Design datapath, start of the top module:
module datapath (clk, writenum, readnum, write, datapath_in, vsel, loada, loadb, loadc, shift, asel, bsel, ALUop, loads, Z_out, datapath_out);
export LEC_CHECK = 0
export CAP_MARGIN = 20
export CELL_PAD_IN_SITES_GLOBAL_PLACEMENT = 2
export CORE_ASPECT_RATIO = 1.76
export CORE_MARGIN = 3
export CORE_UTILIZATION = 47
export CTS_CLUSTER_SIZE = 83
export GPL_ROUTABILITY_DRIVEN = 0
export MAX_ROUTING_LAYER = met5
export PLACE_DENSITY = 0.65
export SLEW_MARGIN = 40
export TNS_END_PERCENT = 15
create_clock -name core_clock -period 3.65 [get_ports {clk}]
run.sh (not shown) runs the stock make flow with config.mk's settings and CLKGATE_MAP_FILE=.
The first run finished but failed the layout checks on setup timing.
Next try:
==> flow/config.mk (replaced) <==
export PLATFORM = sky130hd
export DESIGN_NAME = datapath
export DESIGN_NICKNAME = datapath
export VERILOG_FILES = /design/flow/design.v
export SDC_FILE = /design/flow/constraint.sdc
export NUM_CORES = 4
export LEC_CHECK = 0
export CAP_MARGIN = 20
export CORE_MARGIN = 2
export CORE_UTILIZATION = 70
export CTS_CLUSTER_SIZE = 37
export MAX_ROUTING_LAYER = met4
export SLEW_MARGIN = 20
==> flow/constraint.sdc (replaced) <==
create_clock -name core_clock -period 2.97 [get_ports {clk}]
set_input_delay 0.5940 -clock core_clock [delete_from_list [all_inputs] [get_ports {clk}]]
set_output_delay 0.5940 -clock core_clock [all_outputs]
set_load 0.01 [all_outputs]
=> The new run did not get past clock tree synthesis (4_1_cts), error DPL-0033. Die area shrinks by 34%. Synthesized cell count does not change. Area after synthesis is unchanged.
Next try:
--- a/flow/config.mk
+++ b/flow/config.mk
@@ -9,5 +9,5 @@
 export CORE_MARGIN = 2
-export CORE_UTILIZATION = 70
-export CTS_CLUSTER_SIZE = 37
+export CORE_UTILIZATION = 65
 export MAX_ROUTING_LAYER = met4
 export SLEW_MARGIN = 20
+export TNS_END_PERCENT = 5
Result:
- With this change the flow reached the layout checks and failed them: setup timing
- area after synthesis is unchanged
- die area rises by 7.4%
- synthesized cell count is unchanged
Next try:
--- a/flow/config.mk
+++ b/flow/config.mk
@@ -7,2 +7,3 @@
 export LEC_CHECK = 0
+export ABC_AREA = 1
 export CAP_MARGIN = 20
@@ -10,3 +11,4 @@
 export CORE_UTILIZATION = 65
-export MAX_ROUTING_LAYER = met4
+export CTS_CLUSTER_SIZE = 85
+export SETUP_SLACK_MARGIN = 0.85
 export SLEW_MARGIN = 20
==> flow/constraint.sdc (replaced) <==
create_clock -name core_clock -period 2.94 [get_ports {clk}]
set_input_delay 0.5880 -clock core_clock [delete_from_list [all_inputs] [get_ports {clk}]]
set_output_delay 0.5880 -clock core_clock [all_outputs]
set_load 0.01 [all_outputs]
Result: The new run produced a layout that fails on setup timing; worst setup slack gets better by 2.2 ns; sequential cell count stays the same; global-route usage grows by 3.0 points; total power grows by 5.0%; synthesized cell count grows by 45%; core utilization grows by 2.2 points; clock-buffer cell count does not change; routed wire length grows by 18%; first-iteration DRC count grows by 44%.
Next try:
--- a/flow/config.mk
+++ b/flow/config.mk
@@ -7,9 +7,7 @@
 export LEC_CHECK = 0
-export ABC_AREA = 1
 export CAP_MARGIN = 20
 export CORE_MARGIN = 2
-export CORE_UTILIZATION = 65
-export CTS_CLUSTER_SIZE = 85
+export CORE_UTILIZATION = 64
+export CTS_CLUSTER_SIZE = 100
 export SETUP_SLACK_MARGIN = 0.85
 export SLEW_MARGIN = 20
-export TNS_END_PERCENT = 5
Result: With this change the flow died in clock tree synthesis (4_1_cts). Synthesized cell count went down by a quarter to a third. Area after synthesis went down slightly. Die size is about the same.

---

The RTL this note starts from:
==> flow/design.v <==
module ALU(Ain,Bin,ALUop,out,Z);
input [15:0] Ain, Bin;
input [1:0] ALUop;
output [15:0] out;
output Z;
assign out = (ALUop == 2'b00) ? (Ain + Bin) : (ALUop == 2'b01) ? (Ain - Bin) : (ALUop == 2'b10) ? (Ain & Bin) : (~Bin) ;
assign Z =  (out == 16'b0000000000000000) ?  1'b1 : 1'b0;
endmodule
module regfile(data_in,writenum,write,readnum,clk,data_out);
input [15:0] data_in;
input [2:0] writenum, readnum;
input write, clk;
output [15:0] data_out;
reg [15:0] R[7:0];  
reg [15:0] data_out;
always_ff @ (posedge clk)
begin 
if (write)  
    R[writenum] <= data_in;   
end  
assign data_out = R[readnum];  
endmodule
module shifter(in,shift,sout);
input [15:0] in;
input [1:0] shift;
output [15:0] sout;
reg [15:0] sout;
always_comb 
begin 
    if (shift == 2'b00)
        sout = in;
    else if (shift == 2'b01)
        sout = in << 1;
    else if (shift == 2'b10)
        sout = in >> 1;
    else if (shift == 2'b11)
    begin
      sout = in >> 1;
      sout[15] = in[15];
    end 
    else 
    sout = 16'bxxxxxxxxxxxxxxxx;
end 
endmodule
module datapath (clk, writenum, readnum, write, datapath_in, vsel, loada, loadb, loadc, shift, asel, bsel, ALUop, loads, Z_out, datapath_out);
input write, clk, loada, loadb, loadc, asel, bsel, loads, vsel;
input [1:0] ALUop, shift;
input [2:0] writenum, readnum;
input [15:0] datapath_in;
output Z_out;
output [15:0] datapath_out;
wire [15:0] data_in;
reg[15:0] aloaded, in;
wire [15:0] Bin, Ain;
reg Z_out;
reg [15:0] datapath_out;
wire [15:0] data_out, sout, out;
wire Z;
assign data_in = vsel ? datapath_in : datapath_out;  
regfile REGFILE(data_in, writenum, write, readnum, clk, data_out);  
always_ff @(posedge clk)  
begin
if (loada == 1) 
begin
 aloaded <= data_out ;
end
end 
always_ff @(posedge clk)  
begin
if (loadb == 1) 
begin
 in <= data_out ;
end
end 
shifter SHIFTER(in,shift,sout);
assign Bin = bsel ? ({11'b0, datapath_in[4:0]}) : sout ;  
assign Ain = asel ? (16'b0000000000000000) : aloaded ;
ALU alu(Ain,Bin,ALUop,out,Z);  
always_ff @(posedge clk)  
begin
if (loads == 1) 
begin
 Z_out <= Z ;
end
end 
always_ff @(posedge clk)  
begin
if (loadc == 1) 
begin
 datapath_out <= out ;
end
end 
endmodule 
make LEC_CHECK=0 ABC_AREA=1 CAP_MARGIN=20 CELL_PAD_IN_SITES_DETAIL_PLACEMENT=1 CELL_PAD_IN_SITES_GLOBAL_PLACEMENT=2 CORE_ASPECT_RATIO=0.66 CORE_MARGIN=2 CORE_UTILIZATION=61 GPL_TIMING_DRIVEN=0 MAX_ROUTING_LAYER=met4 PLACE_DENSITY_LB_ADDON=0.12 SLEW_MARGIN=30 finish   # period 4.8 ns
The first run died in global placement without I/O (3_1_place_gp_skip_io).
==> next run, changes <==
ABC_AREA = not set   (was 1)
CELL_PAD_IN_SITES_DETAIL_PLACEMENT = not set   (was 1)
CELL_PAD_IN_SITES_GLOBAL_PLACEMENT = not set   (was 2)
CORE_ASPECT_RATIO = not set   (was 0.66)
CORE_UTILIZATION = 57   (was 61)
GPL_TIMING_DRIVEN = not set   (was 0)
MAX_ROUTING_LAYER = not set   (was met4)
PLACE_DENSITY_LB_ADDON = not set   (was 0.12)
SLEW_MARGIN = 20   (was 30)
clock period = 3.56 ns   (was 4.8 ns; I/O delays follow)
The new run finished but failed the layout checks on negative setup slack. Synthesized area went down by 1.8%. Die area goes up by 4.8%. Synthesized cell count decreases by 31%.
==> next run, changes <==
ABC_AREA = 1   (was not set)
CORE_UTILIZATION = 68   (was 57)
CTS_CLUSTER_DIAMETER = 367   (was not set)
Effect:
- This time the run completed with no timing, DRC or antenna violations
- design area went down by a few percent
- routed wire length went up by well over a third
- die area went down by about a fifth
- register-to-register slack improved by 1300 ps
- count of clock-buffer cells in the layout does not change
- non-clock buffer count went down by 67
- setup slack improved by 1100 ps
- global-route usage went up by 19 points
- critical path depth went down by 4
- synthesized cell count went up by well over a third
==> next run, changes <==
ABC_AREA = not set   (was 1)
CORE_UTILIZATION = 64   (was 68)
CTS_CLUSTER_DIAMETER = not set   (was 367)
SETUP_SLACK_MARGIN = 0.89   (was not set)
clock period = 3.05 ns   (was 3.56 ns; I/O delays follow)
Result:
- The new run completed and failed the layout checks on negative setup slack
- via count falls by a little under a tenth
- power rises by a quarter to a third
- clock-buffer cell count decreases by 1
- register-to-register slack is worse by 2700 ps
- global-route usage falls by 0.90 points
- sequential power goes up by about a fifth
- hold slack is better by 11 ps
==> next run, changes <==
CORE_UTILIZATION = 65   (was 64)
SETUP_SLACK_MARGIN = -0.29   (was 0.89)
clock period = 4.37 ns   (was 3.05 ns; I/O delays follow)
The new run completed and failed the layout checks on negative setup slack. Cell area is lower by a few percent. Critical path depth is higher by 6. Flip-flop count stays the same. Utilization is lower by 5.1 points.

---

RTL: the design.v shown in full above, as it stands there.
clock: 5.5 ns
lec_check: 0
abc_area: 1
cap_margin: 20
cell_pad_in_sites_global_placement: 2
core_aspect_ratio: 0.5
core_margin: 10
core_utilization: 47
cts_cluster_diameter: 356
cts_cluster_size: 98
place_density: 0.38
setup_slack_margin: -0.54
slew_margin: 20
tns_end_percent: 5
Rerun with:
--- a/flow/config.mk
+++ b/flow/config.mk
@@ -13 +13 @@
-export CORE_UTILIZATION = 47
+export CORE_UTILIZATION = 45
@@ -17 +17 @@
-export SETUP_SLACK_MARGIN = -0.54
+export SETUP_SLACK_MARGIN = 1.19
Setup slack gains 0.43 ns.
Register-to-register slack degrades by 0.04 ns.
Core utilization drops by 2.3 points.
First-iteration DRC count rose by 13%.
Synthesized cell count is unchanged.
Final cell count goes up by 0.70%.
Rerun with:
==> flow/config.mk (replaced) <==
export PLATFORM = sky130hd
export DESIGN_NAME = datapath
export DESIGN_NICKNAME = datapath
export VERILOG_FILES = /design/flow/design.v
export SDC_FILE = /design/flow/constraint.sdc
export NUM_CORES = 4
export LEC_CHECK = 0
export CAP_MARGIN = 20
export CORE_MARGIN = 2
export CORE_UTILIZATION = 57
export SLEW_MARGIN = 20
==> flow/constraint.sdc (replaced) <==
create_clock -name core_clock -period 5.29 [get_ports {clk}]
set_input_delay 1.0580 -clock core_clock [delete_from_list [all_inputs] [get_ports {clk}]]
set_output_delay 1.0580 -clock core_clock [all_outputs]
set_load 0.01 [all_outputs]
After rerunning:
- The new run ran to the end with no violations
- global-route usage went up by 9.9 points
- via count decreases by 10%
- hold slack is better by 0.0047 ns
- synthesized area goes down by 1.8%
- power came out higher by 5.0%
- cell area rose by 4.7%
- synthesized cell count is lower by 31%
- cell count fell by 20%
- worst setup slack is worse by 1.4 ns
Rerun with:
--- a/flow/config.mk
+++ b/flow/config.mk
@@ -7,0 +8 @@
+export ABC_AREA = 1
@@ -10 +11,3 @@
-export CORE_UTILIZATION = 57
+export CORE_UTILIZATION = 65
+export CTS_CLUSTER_SIZE = 85
+export SETUP_SLACK_MARGIN = 0.86
==> flow/constraint.sdc (replaced) <==
create_clock -name core_clock -period 2.94 [get_ports {clk}]
set_input_delay 0.5880 -clock core_clock [delete_from_list [all_inputs] [get_ports {clk}]]
set_output_delay 0.5880 -clock core_clock [all_outputs]
set_load 0.01 [all_outputs]
Now the flow did not get past global routing (5_1_grt) (GRT-0232).
Area after synthesis came out higher by 1.9%.
Synthesized cell count rises by 45%.
Die area is lower by 10%.
Power is estimated from default activity; no workload was simulated.
